==> flow/design.v <==
`timescale 1ns / 1ps
module awstm(
        pps,
        tevt,
        evt,
        rst_n,
        clk
    );
    input pps;
    input [31:0] tevt;
    output [31:0] evt;
    input rst_n;
    input clk;
    reg r_pps, r_awspps;
    reg [26:0] r_tcyc;       
    reg [26:0] r_td;         
    reg [30:0] r_awstm;      
    reg [30:0] r_tmev_next;  
    reg [31:0] r_set_tmev;  
    reg [10:0] r_tcor;       
    reg [10:0] r_tcor_max;   
    reg r_pps_lock;          
    wire evt_pps;            
    parameter [26:0] p_cyc_per_sec  = 27'd9_999;   
    parameter [26:0] p_pps_to       = 27'd14_999;  
    parameter [30:0] p_awstm_max    = 31'd99_999;   
    assign evt = r_set_tmev;
    assign evt_pps = pps & ~r_pps;
    wire [26:0] td_abs;
    wire [25:0] tmp1_td_abs;
    wire [25:0] tmp2_td_abs;
    wire [10:0] tmp_tcor_max;
    assign td_abs = (r_td[26] ? (~r_td + 17'd1): r_td);
    genvar i;
    assign tmp1_td_abs[25] = td_abs[25];  
    generate 
        for(i = 24; i >= 0; i=i-1) begin :g_tmp1_td_abs
            assign tmp1_td_abs[i] = td_abs[i+1] | td_abs[i];  
        end 
    endgenerate
    assign tmp2_td_abs[25] = tmp1_td_abs[25];
    generate
        for(i = 24; i >= 0; i=i-1) begin: g_tmp2_td_abs
            assign tmp2_td_abs[i] = tmp1_td_abs[i+1] ^ tmp1_td_abs[i];
        end
    endgenerate
    assign tmp_tcor_max[2:0] = 3'b000;
    generate 
        for(i = 0; i < 7; i=i+1) begin: g_tmp_tcor_max
            assign tmp_tcor_max[i+3] = tmp2_td_abs[25-i]; 
        end
    endgenerate
    assign tmp_tcor_max[10] = (tmp1_td_abs[20] & !tmp2_td_abs[20] ? 1'b0 : 1'b1); 
    always @(posedge clk or negedge rst_n) begin
        if(rst_n == 1'b0) begin
            r_pps <= 1'b0;
            r_awspps <= 1'b0;
            r_pps_lock <= 1'b0;
            r_tcyc <= 27'd0;
            r_td <= 27'd0;
            r_tcor <= 11'd0;
            r_tcor_max <= 11'd1024;
            r_awstm <= 31'd0;
            r_tmev_next <= 31'd0;
            r_set_tmev <= 32'd0;
        end else begin
            r_pps <= pps;
            r_tcyc <= r_tcyc + 1;
            r_tcor_max <= tmp_tcor_max;
            if(r_tcor >= r_tcor_max) begin
                r_tcor <= 10'd0;
            end else begin
                r_tcor <= r_tcor + 1;
            end
            if(r_tcyc == p_cyc_per_sec) begin
                r_awspps <= 1'b1;
            end else begin
                r_awspps <= 1'b0;
            end
            if(evt_pps) begin
                r_pps_lock <= 1'b1;
                r_tcyc <= 27'd0;
                r_td <= r_td + p_cyc_per_sec + ~r_tcyc + 27'd1;
            end else begin
                if(r_tcyc == p_pps_to) begin  
                    r_pps_lock <= 1'b0;
                    r_tcyc <= (p_pps_to - p_cyc_per_sec);     
                end                
            end
            if(r_awstm >= p_awstm_max) begin
                r_awstm <= 31'd0;
            end else begin
                if(r_tcor == r_tcor_max) begin
                    if(r_td[26]) begin  
                        r_awstm <= r_awstm;
                        r_td <= r_td + 27'd1;
                    end else begin  
                        r_awstm <= r_awstm + 31'd2;
                        r_td <= r_td - 27'd1;
                    end
                end else begin
                    r_awstm <= r_awstm + 31'd1;
                end
            end
            if(r_tmev_next == r_awstm || (r_tmev_next + 31'd1) == r_awstm) begin
                r_set_tmev <= {r_pps_lock, r_awstm};
                r_tmev_next <= r_tmev_next + tevt;
            end
            if(r_tmev_next > p_awstm_max) begin
                r_tmev_next <= r_tmev_next + ~p_awstm_max + 31'd1;
            end             
        end
    end
endmodule
Settings: LEC_CHECK=0, ABC_AREA=1, CAP_MARGIN=20, CORE_ASPECT_RATIO=1.06, CORE_MARGIN=2, CORE_UTILIZATION=35, CTS_CLUSTER_DIAMETER=370, CTS_CLUSTER_SIZE=98, PLACE_DENSITY=0.85, SLEW_MARGIN=20, TNS_END_PERCENT=20; clock period 6.0 ns.
run.sh (not shown) runs the stock make flow with config.mk's settings and CLKGATE_MAP_FILE=.
Edit:
Settings changed: CORE_ASPECT_RATIO 1.06 to 0.5, CORE_UTILIZATION 35 to 31, CTS_CLUSTER_DIAMETER 370 to 373, PLACE_DENSITY 0.85 to not set, PLACE_DENSITY_LB_ADDON set to 0.29.
=> Final area rose slightly. Via count fell by a few percent. Routed wire length rose by a few percent. Setup slack is worse by 0.14 ns. Power rose slightly. Synthesized cell count is unchanged. Clock-buffer cell count rose by 2. Core utilization fell by 3.9 points.
Edit:
Settings changed: ABC_AREA 1 to not set, CORE_ASPECT_RATIO 0.5 to not set, CORE_UTILIZATION 31 to 68, CTS_CLUSTER_DIAMETER 373 to not set, CTS_CLUSTER_SIZE 98 to 35, PLACE_DENSITY_LB_ADDON 0.29 to not set, TNS_END_PERCENT 20 to not set.
Clock period 6.0 ns to 5.37 ns, I/O delays scaled along.
=> Sequential power increases by 42%. Die size decreases by 59%. Cell area decreases by 13%. Non-clock buffer count increases by 6. Critical path depth decreases by 4. Worst hold slack got worse by 0.0046 ns. Wire length decreases by 23%. Power increases by 35%.

north:
Starts from the design.v that is shown in full above.
export LEC_CHECK = 0
export ABC_AREA = 1
export CAP_MARGIN = 0
export CORE_ASPECT_RATIO = 0.69
export CORE_MARGIN = 2
export CORE_UTILIZATION = 72
export CTS_CLUSTER_SIZE = 11
export PLACE_DENSITY = 0.37
export SLEW_MARGIN = 20
export TNS_END_PERCENT = 5
create_clock -name core_clock -period 2.62 [get_ports {clk}]
Layout checks on north: not met. Flow itself completed; violations: negative setup slack.
#### Input delta (south over north)
Settings: swapping 0 for 20 in CAP_MARGIN; swapping 11 for 85 in CTS_CLUSTER_SIZE; clearing CORE_ASPECT_RATIO, which used to be 0.69; clearing TNS_END_PERCENT, which used to be 5; clearing PLACE_DENSITY, which used to be 0.37; putting CTS_CLUSTER_DIAMETER at 235 where nothing was set; putting PLACE_DENSITY_LB_ADDON at 0.2 where nothing was set; swapping 2.62 for 5.86 in the clock period (ns, I/O delays scaled along).
Results
south closes out successfully: all stages finished, all timing, DRC and antenna checks passed.
south against north: relative slew slack lost 24 points, power dissipated by switching net loads -about 60%, register fraction of the total cell area went up, largest net degree at the start of global routing climbed 38, clock share of power went up 0.6 points.
Relative to north, post-detailed-route via-to-cell ratio decreased by 3.9% in south.
Against north, south reports a smallest hold slack that is higher.
Setup changes, south to east
Settings: ABC_AREA removed (was 1); CTS_CLUSTER_DIAMETER removed (was 235); CORE_UTILIZATION changed from 72 to 40; CTS_CLUSTER_SIZE removed (was 85); PLACE_DENSITY newly set to 0.6; PLACE_DENSITY_LB_ADDON removed (was 0.2); SETUP_SLACK_MARGIN newly set to -0.24; the clock period (ns, I/O delays scaled along) changed from 5.86 to 4.27.
## What came out
- east ran to completion and came out clean on the timing, DRC and antenna checks.
- Taking south as the reference point, the sum of internal, switching and leakage power of east rises by 66%.
- Die size | east above south
- Going from south to east, largest net degree at the start of global routing grew by more than a quarter.
- Relative to south, the estimated wirelength of the detail-placed design of east is lower by about 25%.
- Reported for south and east, final number of setup-violating endpoints turned out identical to the last digit.
- Setup slack came out lower on east than on south.
- For combinational power, dividing the value from east by the value from south gives 1.7.
- Wire length of the first global-routing pass ended up about 20% lower on east than on south.
- The final clock period utilization by the worst path in east was higher than what south gave.
Setup changes, east to west
Settings: an added CTS_CLUSTER_DIAMETER of 217; a deleted SETUP_SLACK_MARGIN that had been -0.24; a deleted PLACE_DENSITY that had been 0.6; an added MAX_ROUTING_LAYER of met4; a change of the clock period (ns, I/O delays scaled along) from 4.27 to 6.0.
Results
[west vs east] count of buffers not belonging to the clock network in the layout: lower in west
Maximum vdd drop on west is ahead of east.
west ended up with a higher hold slack than east did.
Comparing east against west, there is no change at all in and-or/or-and share of the synthesized area.
Looking at post-synthesis to final-layout area growth, west sits below east.
From east to west the numbers moved as follows: period utilization fell 20 points, power share of the clock group fell 1.1 points, wire length on met2 fell 3.3%, worst relative slew slack fell 2.5 points, chip area estimate from yosys synthesis about even.
Input-level comparison between middle and west:
Settings: removing CTS_CLUSTER_DIAMETER (formerly 217); removing MAX_ROUTING_LAYER (formerly met4); setting PLACE_DENSITY to 0.6 for the first time.
[summary]
- west -> middle: number of setup buffers added after CTS delta 0, exact match
- There was hardly any difference in non-filler instance count after layout between west and middle.
- middle -> west: total number of sequential cells delta 0, exact match

== the reference run ==
RTL: the design.v shown in full above, as it stands there.
clock: 2.62 ns
lec_check: 0
abc_area: 1
cap_margin: 20
core_margin: 2
core_utilization: 72
cts_cluster_size: 11
place_density: 0.37
slew_margin: 20
tns_end_percent: 5
In the reference run the implementation completed, yet the final layout does not meet the checks, the culprit being negative setup slack.
Input changes introduced in the trial run (baseline for comparison: the reference run):
Settings: a change of CORE_UTILIZATION from 72 to 27; a change of PLACE_DENSITY from 0.37 to 0.6; a deleted TNS_END_PERCENT that had been 5; a deleted ABC_AREA that had been 1; a deleted CTS_CLUSTER_SIZE that had been 11; a change of the clock period (ns, I/O delays scaled along) from 2.62 to 4.27.
## What came out
- Summary — via count, the trial run relative to the reference run: lower, by 5774.
- Delta(synthesized cell count, the trial run - the reference run) < 0
- The trial run vs the reference run on count of clock-buffer cells in the layout: the trial run is the higher one.
- The trial run does worse than the reference run on total die size.
- The trial run improves on the reference run in power.
- Per the final summary, the trial run finished and its layout is clean on timing, DRC and antenna.
- On buffer and inverter count on the worst path, the higher figure sits with the reference run, not the trial run.
- Between the reference run and the trial run, the flow reports switching power of the nets decreasing by more than a quarter.
- For the final instance area, the trial run came in about 13% lower than the reference run did.

RTL: the design.v shown in full above, as it stands there.
export LEC_CHECK = 0
export ABC_AREA = 1
export CAP_MARGIN = 20
export CELL_PAD_IN_SITES_GLOBAL_PLACEMENT = 0
export CORE_ASPECT_RATIO = 1.06
export CORE_MARGIN = 2
export CORE_UTILIZATION = 70
export CTS_CLUSTER_DIAMETER = 29
export CTS_CLUSTER_SIZE = 52
export GPL_TIMING_DRIVEN = 1
export MIN_ROUTING_LAYER = met1
export SETUP_SLACK_MARGIN = 0.72
export SLEW_MARGIN = 10
create_clock -name core_clock -period 3.11 [get_ports {clk}]
The starting point died in global routing (5_1_grt) with GRT-0232.
Rerun with:
- CORE_UTILIZATION: 70 -> 68
- CTS_CLUSTER_DIAMETER: 29 -> unset
- SETUP_SLACK_MARGIN: 0.72 -> 0.08
Effect:
- The changed run went through all stages and came out clean
- area after synthesis is unchanged
- die area came out higher by 2.9%
- synthesized cell count stays the same
Rerun with:
- CORE_UTILIZATION: 68 -> 72
- PLACE_DENSITY_LB_ADDON: unset -> 0.01
- SETUP_SLACK_MARGIN: 0.08 -> 0.92
After rerunning: Now the flow ended with an error in global routing (5_1_grt) (DPL-0038); area after synthesis stays the same; die size came out lower by about 5.4%; synthesized cell count does not change.
Rerun with:
- ABC_AREA: 1 -> 0
- CORE_ASPECT_RATIO: 1.06 -> 1.5
- CORE_UTILIZATION: 72 -> 68
- CTS_CLUSTER_DIAMETER: unset -> 234
- PLACE_DENSITY_LB_ADDON: 0.01 -> unset
- SETUP_SLACK_MARGIN: 0.92 -> 0.08
- clock period: 3.11 -> 3.2 ns (I/O delays scaled with it)
Result: With this change the flow ran to the end with violations: negative setup slack. Synthesized cell count falls by 33%. Area after synthesis falls by 11%. Die size falls by 5.6%.
Rerun with:
- ABC_AREA: 0 -> 1
- CORE_ASPECT_RATIO: 1.5 -> 0.97
- CORE_UTILIZATION: 68 -> 72
- PLACE_DENSITY: unset -> 0.73
- SETUP_SLACK_MARGIN: 0.08 -> 0.81
- clock period: 3.2 -> 3.0 ns (I/O delays scaled with it)
The new run stopped in global routing (5_1_grt) on GRT-0232. Die size goes up by 6.0%. Synthesized area goes up by 12%. Synthesized cell count goes up by 50%.
Rerun with:
- CORE_UTILIZATION: 72 -> 68
- PLACE_DENSITY: 0.73 -> unset
- SETUP_SLACK_MARGIN: 0.81 -> 0.08
Effect: The changed run finished clean; die size went up by 5.7%; synthesized area does not change; synthesized cell count stays the same.

job 2236:
Starts from the design.v that is shown in full above.
clock: 2.52 ns
lec_check: 0
abc_area: 0
cap_margin: 20
cell_pad_in_sites_detail_placement: 2
cell_pad_in_sites_global_placement: 2
core_aspect_ratio: 1.42
core_margin: 10
core_utilization: 42
cts_cluster_size: 11
gpl_routability_driven: 0
gpl_timing_driven: 0
hold_slack_margin: 0.19
min_routing_layer: met1
place_density_lb_addon: 0.06
slew_margin: 10
tns_end_percent: 85
Job 2236 did not run to completion, as it errored out during clock tree synthesis.
What job 301 does differently from job 2236 at the input level:
==> flow/config.mk <==
export PLATFORM = sky130hd
export DESIGN_NAME = awstm
export DESIGN_NICKNAME = awstm
export VERILOG_FILES = /design/flow/design.v
export SDC_FILE = /design/flow/constraint.sdc
export NUM_CORES = 4
export LEC_CHECK = 0
export ABC_AREA = 1
export CAP_MARGIN = 5
export CELL_PAD_IN_SITES_GLOBAL_PLACEMENT = 0
export CORE_ASPECT_RATIO = 0.5
export CORE_MARGIN = 2
export CORE_UTILIZATION = 70
export CTS_CLUSTER_DIAMETER = 250
export CTS_CLUSTER_SIZE = 99
export GPL_TIMING_DRIVEN = 0
export MIN_ROUTING_LAYER = met1
export PLACE_DENSITY_LB_ADDON = 0.07
export SLEW_MARGIN = 10
export TNS_END_PERCENT = 5
Notes after the runs:
Job 301 finished all stages; layout check result: FAIL, due to negative setup slack. For the mux cell area share after synthesis, job 301 came in 3.4 points lower than job 2236 did. Diff job 301..job 2236 | count of boundary I/O pins | unchanged. Diff job 2236 -> job 301 | chip area from the yosys synthesis statistics | increase of about 12%. Job 301 and job 2236 ended up with nearly the same post-synthesis async set-or-reset flop share. Synthesized cell count: job 301 vs job 2236 up 789.
Input-level comparison between job 7415 and job 301:
==> flow/config.mk <==
export PLATFORM = sky130hd
export DESIGN_NAME = awstm
export DESIGN_NICKNAME = awstm
export VERILOG_FILES = /design/flow/design.v
export SDC_FILE = /design/flow/constraint.sdc
export NUM_CORES = 4
export LEC_CHECK = 0
export ABC_AREA = 1
export CAP_MARGIN = 20
export CORE_MARGIN = 2
export CORE_UTILIZATION = 70
export CTS_CLUSTER_DIAMETER = 229
export HOLD_SLACK_MARGIN = -0.1
export SLEW_MARGIN = 20
==> flow/constraint.sdc <==
create_clock -name core_clock -period 2.75 [get_ports {clk}]
set_input_delay 0.5500 -clock core_clock [delete_from_list [all_inputs] [get_ports {clk}]]
set_output_delay 0.5500 -clock core_clock [all_outputs]
set_load 0.01 [all_outputs]
==> comparison <==
- Job 7415 reached the end of the flow, and the finished layout is clean on the timing, DRC and antenna checks.
- From the logs: job 301 reached the end of the flow and failed the layout checks with negative setup slack.
- Job 7415 against job 301: sequential share of layout area went up 0.72 points, total wire length after detailed routing went down 5.1%.
- Re largest buffer count on any clock path: no difference whatsoever between job 7415 and job 301.
- Job 7415: required arrival time at the worst endpoint 280 ps above job 301
- Job 7415 vs. job 301: clock network fraction of design power shows an increase of 2.0 points; data arrival time at the worst-slack endpoint shows an increase of 40 ps.

Starts from the design.v that is shown in full above.
clock: 2.52 ns
lec_check: 0
abc_area: 0
cap_margin: 20
cell_pad_in_sites_detail_placement: 2
cell_pad_in_sites_global_placement: 0
core_aspect_ratio: 1.42
core_margin: 9
core_utilization: 42
cts_cluster_size: 11
gpl_routability_driven: 0
gpl_timing_driven: 0
min_routing_layer: met1
place_density_lb_addon: 0.22
setup_slack_margin: 0.56
slew_margin: 10
tns_end_percent: 85
The baseline failed in clock tree synthesis.
Change:
CORE_ASPECT_RATIO = 1.5   (was 1.42)
CORE_UTILIZATION = 21   (was 42)
GPL_ROUTABILITY_DRIVEN = unset   (was 0)
GPL_TIMING_DRIVEN = 1   (was 0)
PLACE_DENSITY_LB_ADDON = 0.03   (was 0.22)
SETUP_SLACK_MARGIN = 0.22   (was 0.56)
Effect:
- The changed run finished but failed the layout checks on setup timing
- synthesized area is unchanged
- synthesized cell count is unchanged
- die size increases by well over a third
Change:
ABC_AREA = unset   (was 0)
CELL_PAD_IN_SITES_DETAIL_PLACEMENT = unset   (was 2)
CELL_PAD_IN_SITES_GLOBAL_PLACEMENT = unset   (was 0)
CORE_ASPECT_RATIO = unset   (was 1.5)
CORE_MARGIN = 2   (was 9)
CORE_UTILIZATION = 66   (was 21)
CTS_CLUSTER_SIZE = unset   (was 11)
GPL_TIMING_DRIVEN = unset   (was 1)
MIN_ROUTING_LAYER = unset   (was met1)
PLACE_DENSITY_LB_ADDON = unset   (was 0.03)
SETUP_SLACK_MARGIN = unset   (was 0.22)
SLEW_MARGIN = 20   (was 10)
TNS_END_PERCENT = unset   (was 85)
clock period = 4.93 ns   (was 2.52 ns; I/O delays follow)
Effect: This time the run passed the timing, DRC and antenna checks; area after synthesis stays the same; combinational power shrinks by 75%; worst setup slack improves by 1.4 ns; utilization grows by 39 points; clock skew shrinks by 0.0048 ns; power shrinks by 68%; via count shrinks by 19%; die area shrinks by 71%; first-iteration DRC count grows to 2.6 times its value.
Change:
ABC_AREA = 1   (was unset)
CORE_UTILIZATION = 70   (was 66)
CTS_CLUSTER_SIZE = 72   (was unset)
HOLD_SLACK_MARGIN = -0.1   (was unset)
clock period = 2.86 ns   (was 4.93 ns; I/O delays follow)
Non-clock buffer count came out higher by 54.
Power came out higher by 47%.
First-iteration DRC count came out higher by 69%.
Wire length came out higher by 38%.
Change:
MAX_ROUTING_LAYER = met4   (was unset)
TNS_END_PERCENT = 5   (was unset)
clock period = 2.37 ns   (was 2.86 ns; I/O delays follow)
Effect: The new run aborted during global routing (GRT-0232); synthesized cell count stays the same; die area stays the same; area after synthesis is unchanged.
Change:
CORE_UTILIZATION = 69   (was 70)
CTS_CLUSTER_DIAMETER = 353   (was unset)
CTS_CLUSTER_SIZE = 16   (was 72)
MAX_ROUTING_LAYER = unset   (was met4)
PLACE_DENSITY = 0.6   (was unset)
TNS_END_PERCENT = unset   (was 5)
The new run died in global routing.
Die area is higher by 1.4%.
Area after synthesis is unchanged.
Synthesized cell count is unchanged.
Power and IR drop assume default switching activity.
